## v40
==> flow/design.v (excerpt) <==
module mult16_top (
  input         clk,
  input  [15:0] a,
  input  [15:0] b,
  output [31:0] p
);
Size: ~670 cells after synthesis, about 64 flip-flops.
export LEC_CHECK = 0
export ABC_AREA = 0
export CAP_MARGIN = 0
export CORE_MARGIN = 2
export CORE_UTILIZATION = 70
export CTS_CLUSTER_DIAMETER = 102
export CTS_CLUSTER_SIZE = 39
export HOLD_SLACK_MARGIN = -0.07
export SETUP_SLACK_MARGIN = 0.83
export SLEW_MARGIN = 20
create_clock -name core_clock -period 7.17 [get_ports {clk}]
run.sh (not shown) runs the stock make flow with config.mk's settings and CLKGATE_MAP_FILE=.
Status v40: flow complete, layout not clean - setup timing
Input-level comparison between v5 and v40:
# v40
export LEC_CHECK = 0
export ABC_AREA = 0
export CAP_MARGIN = 0
export CORE_MARGIN = 2
export CORE_UTILIZATION = 70
export CTS_CLUSTER_DIAMETER = 102
export CTS_CLUSTER_SIZE = 39
export HOLD_SLACK_MARGIN = -0.07
export SETUP_SLACK_MARGIN = 0.83
export SLEW_MARGIN = 20
create_clock -name core_clock -period 7.17 [get_ports {clk}]
# v5
export LEC_CHECK = 0
export CAP_MARGIN = 20
export CORE_MARGIN = 2
export CORE_UTILIZATION = 66
export SLEW_MARGIN = 20
create_clock -name core_clock -period 12.2 [get_ports {clk}]
==> results <==
Completing all stages was not enough for v5: its layout failed the final checks because of setup timing. Compared to v40, the router laid down less metal wire for v5. Against v40 as the reference, v5 delivers a lower instance count after placement with tap cells included. Compared with v40, in v5 design area went down, final critical delay including setup and external delays now sits higher.
For v4, these inputs were changed with respect to v5:
# v5
export LEC_CHECK = 0
export CAP_MARGIN = 20
export CORE_MARGIN = 2
export CORE_UTILIZATION = 66
export SLEW_MARGIN = 20
create_clock -name core_clock -period 12.2 [get_ports {clk}]
# v4
export LEC_CHECK = 0
export CAP_MARGIN = 20
export CORE_MARGIN = 2
export CORE_UTILIZATION = 72
export CTS_CLUSTER_DIAMETER = 96
export PLACE_DENSITY_LB_ADDON = 0.06
export SLEW_MARGIN = 20
create_clock -name core_clock -period 12.2 [get_ports {clk}]
## What came out
Status v4: flow complete, layout not clean - setup timing. The final cell utilization of the core in v4 sits 6.6 points above the value recorded for v5. Relative to v5, setup slack has gone down in v4. v4 supports a lower top clock frequency than v5.
### v4 -> v52
# v4
export LEC_CHECK = 0
export CAP_MARGIN = 20
export CORE_MARGIN = 2
export CORE_UTILIZATION = 72
export CTS_CLUSTER_DIAMETER = 96
export PLACE_DENSITY_LB_ADDON = 0.06
export SLEW_MARGIN = 20
create_clock -name core_clock -period 12.2 [get_ports {clk}]
# v52
export LEC_CHECK = 0
export ABC_AREA = 1
export CAP_MARGIN = 20
export CORE_MARGIN = 2
export CORE_UTILIZATION = 72
export CTS_CLUSTER_DIAMETER = 348
export SLEW_MARGIN = 20
create_clock -name core_clock -period 6.15 [get_ports {clk}]
--- outcome ---
The first-iteration DRC count in v52 sits about 54% above the value recorded for v4.
Worst slew slack as a fraction of its limit: v52 better than v4
Changes observed in v52 relative to v4: flip-flop and latch area level; worst path setup slack after routing moved down.
v52 vs v4: total wire length up in v52
Comparing v4 with v52, the met1 layer usage reported by global route came out essentially unchanged.
In v52 the implementation completed, yet the final layout does not meet the checks, the culprit being setup timing.
Sort v4 and v52 by area overhead of the layout relative to synthesis, ascending, and v4 comes first.

---

Starting RTL as in the previous note.
Settings: LEC_CHECK=0, CAP_MARGIN=20, CORE_ASPECT_RATIO=0.5, CORE_MARGIN=9, CORE_UTILIZATION=40, SETUP_SLACK_MARGIN=-1.43, SLEW_MARGIN=20, TNS_END_PERCENT=5; clock period 15.0 ns.
Next try:
Settings changed: CORE_ASPECT_RATIO 0.5 to not set, CORE_MARGIN 9 to 2, CTS_CLUSTER_SIZE set to 100, SETUP_SLACK_MARGIN -1.43 to not set, TNS_END_PERCENT 5 to 20.
The new run produced a clean layout.
Final area increases by 0.54%.
Global-route usage increases by 1.9 points.
Worst setup slack improves by 0.044 ns.
Next try:
Settings changed: TNS_END_PERCENT 20 to 10.
Outcome: First-iteration DRC count is unchanged; area after synthesis does not change; design area does not change; final cell count is unchanged; synthesized cell count stays the same; setup slack does not change; count of clock-buffer cells in the layout is unchanged; register-to-register slack barely changes.
Next try:
Settings changed: CORE_ASPECT_RATIO set to 0.85, CTS_CLUSTER_SIZE 100 to not set, GPL_TIMING_DRIVEN set to 0, TNS_END_PERCENT 10 to not set.
Effect: The changed run produced a clean layout. Routed wire length went up by about 20%. Area after synthesis stays the same. Utilization increases by 2.3 points.

---

Starting RTL as in the previous note.
clock: 9.75 ns
lec_check: 0
abc_area: 1
cap_margin: 20
core_margin: 2
core_utilization: 72
place_density_lb_addon: 0.14
slew_margin: 20
The baseline reached the layout checks and failed them: setup timing.
Change:
- PLACE_DENSITY_LB_ADDON: 0.14 -> unset
- SETUP_SLACK_MARGIN: unset -> 1.19
- clock period: 9.75 -> 6.15 ns (I/O delays scaled with it)
Outcome:
- The changed run finished but failed the layout checks on setup timing
- maximum frequency hardly moves
- die area does not change
- first-iteration DRC count goes up by a few percent
- clock skew stays flat
- cell area climbs slightly
- utilization rises by 1.3 points
- critical path depth stays the same
- flip-flop count does not change
Change:
- ABC_AREA: 1 -> unset
- PLACE_DENSITY: unset -> 0.68
- SETUP_SLACK_MARGIN: 1.19 -> unset
- clock period: 6.15 -> 12.0 ns (I/O delays scaled with it)
Outcome: The changed run finished but failed the layout checks on setup timing; critical path depth decreases by 1; final cell count falls by a little under a tenth; first-iteration DRC count falls by well over a third.
Change:
- CAP_MARGIN: 20 -> 0
- PLACE_DENSITY: 0.68 -> unset
- PLACE_DENSITY_LB_ADDON: unset -> 0.0
- SETUP_SLACK_MARGIN: unset -> 1.05
=> The new run finished but failed the layout checks on setup timing. Setup slack gets worse by 48 ps. Sequential share of layout area hardly moves. Routed wire length went up by 5.9%. Global-route usage went up by 1.1 points.

---

mult16_top again, from the RTL that the note above started with.
==> flow/config.mk <==
export PLATFORM = sky130hd
export DESIGN_NAME = mult16_top
export DESIGN_NICKNAME = mult16_top
export VERILOG_FILES = /design/flow/design.v
export SDC_FILE = /design/flow/constraint.sdc
export NUM_CORES = 4
export LEC_CHECK = 0
export CAP_MARGIN = 20
export CORE_MARGIN = 2
export CORE_UTILIZATION = 64
export SETUP_SLACK_MARGIN = -0.75
export SLEW_MARGIN = 20
==> flow/constraint.sdc <==
create_clock -name core_clock -period 11.4 [get_ports {clk}]
set_input_delay 2.2800 -clock core_clock [delete_from_list [all_inputs] [get_ports {clk}]]
set_output_delay 2.2800 -clock core_clock [all_outputs]
set_load 0.01 [all_outputs]
The starting point finished with setup timing left.
==> next run, changes <==
- CORE_UTILIZATION: 64 -> 40
- SETUP_SLACK_MARGIN: -0.75 -> default
- clock period: 11.4 -> 15.0 ns (I/O delays scaled with it)
After rerunning: Now the flow completed with no timing, DRC or antenna violations. Design area shrinks by about 2.5%. Global-route usage falls by 8.0 points. Sequential share of layout area went up by 0.32 points. Core utilization goes down by 29 points. Maximum frequency came out lower by about 11%. First-iteration DRC count went up by about 13%. Register-to-register slack improved by 2.1 ns. Die size climbs by about 60%.
==> next run, changes <==
- CAP_MARGIN: 20 -> 25
- CORE_UTILIZATION: 40 -> 50
- MAX_ROUTING_LAYER: default -> met4
- MIN_ROUTING_LAYER: default -> met2
- PLACE_DENSITY_LB_ADDON: default -> 0.26
- SETUP_SLACK_MARGIN: default -> 4.38
After rerunning:
- With this change the flow ran to the end with violations: DRC
- wire length hardly moves
- via count goes up by 28%
- sequential share of layout area rises by 0.15 points
- core utilization rose by 12 points
- register-to-register slack is better by 1.5 ns
==> next run, changes <==
- ABC_AREA: default -> 1
- CAP_MARGIN: 25 -> 5
- CORE_UTILIZATION: 50 -> 58
- CTS_CLUSTER_DIAMETER: default -> 328
- CTS_CLUSTER_SIZE: default -> 98
- MAX_ROUTING_LAYER: met4 -> default
- MIN_ROUTING_LAYER: met2 -> default
- PLACE_DENSITY: default -> 0.42
- PLACE_DENSITY_LB_ADDON: 0.26 -> default
- SETUP_SLACK_MARGIN: 4.38 -> default
Effect:
- The changed run passed the timing, DRC and antenna checks
- count of clock-buffer cells in the layout stays the same
- final area shrinks by 2.6%
- fmax shrinks by 11%
- register-to-register slack is worse by 1.6 ns
==> next run, changes <==
- ABC_AREA: 1 -> default
- CAP_MARGIN: 5 -> 20
- CORE_UTILIZATION: 58 -> 40
- CTS_CLUSTER_DIAMETER: 328 -> default
- CTS_CLUSTER_SIZE: 98 -> default
- PLACE_DENSITY: 0.42 -> default
- SETUP_SLACK_MARGIN: default -> -1.48
- TNS_END_PERCENT: default -> 15
After rerunning: Critical path depth drops by 1; routed wire length rises slightly; count of clock-buffer cells in the layout drops by 1; area after synthesis came out lower by a few percent; via count is lower by a few percent; core utilization shrinks by 18 points; design area went up slightly.
==> next run, changes <==
- ABC_AREA: default -> 0
- CORE_UTILIZATION: 40 -> 58
- CTS_CLUSTER_DIAMETER: default -> 328
- CTS_CLUSTER_SIZE: default -> 98
- PLACE_DENSITY: default -> 0.74
- SETUP_SLACK_MARGIN: -1.48 -> default
- TNS_END_PERCENT: 15 -> default
=>
- The changed run produced a clean layout
- clock skew barely changes
- worst setup slack degrades by 0.026 ns
- wire length is higher by 1.3%

---

Setup of job 101:
mult16_top again, from the RTL that the note above started with.
export LEC_CHECK = 0
export CAP_MARGIN = 20
export CORE_MARGIN = 2
export CORE_UTILIZATION = 72
export CTS_CLUSTER_SIZE = 75
export PLACE_DENSITY_LB_ADDON = 0.0
export SETUP_SLACK_MARGIN = 3.51
export SLEW_MARGIN = 20
create_clock -name core_clock -period 12.1 [get_ports {clk}]
To summarise job 101: no stage aborted, but the layout did not pass its checks, failing on negative setup slack.
Setup changes, job 101 to job 102
Settings: a deleted PLACE_DENSITY_LB_ADDON that had been 0.0; an added ABC_AREA of 1; a deleted SETUP_SLACK_MARGIN that had been 3.51; an added PLACE_DENSITY of 0.35; a deleted CTS_CLUSTER_SIZE that had been 75; a change of the clock period (ns, I/O delays scaled along) from 12.1 to 9.39.
Notes after the runs:
Job 102 finished every stage; the final checks, however, were not passed, the failures being negative setup slack. Compared to job 101, job 102 has post-synthesis simple-gate area fraction 1.8 points lower. Any difference in fmax between job 101 and job 102 is small enough to ignore. Summary of job 102 over job 101: post-synth net total climbed about 6%, final core area utilization -1.4 points.
Relative to job 102, the following input files were edited for job 103:
Settings: clearing PLACE_DENSITY, which used to be 0.35; swapping 72 for 68 in CORE_UTILIZATION; swapping 9.39 for 21.7 in the clock period (ns, I/O delays scaled along).
[summary]
- In the reports for job 103 and job 102, the larger fraction of area in clock buffers and inverters belongs to job 103.
- [flow] job 102 | stages: complete | final checks: fail | reason: negative setup slack
- Job 103 has completed all stages; timing, DRC and antenna checks passed.
- Going from job 102 to job 103, worst slew slack as a fraction of its limit fell by 0.25 points, detailed route wirelength on metal2 fell by 920 um.
- Filler cell count in job 103 is 150 above job 102.
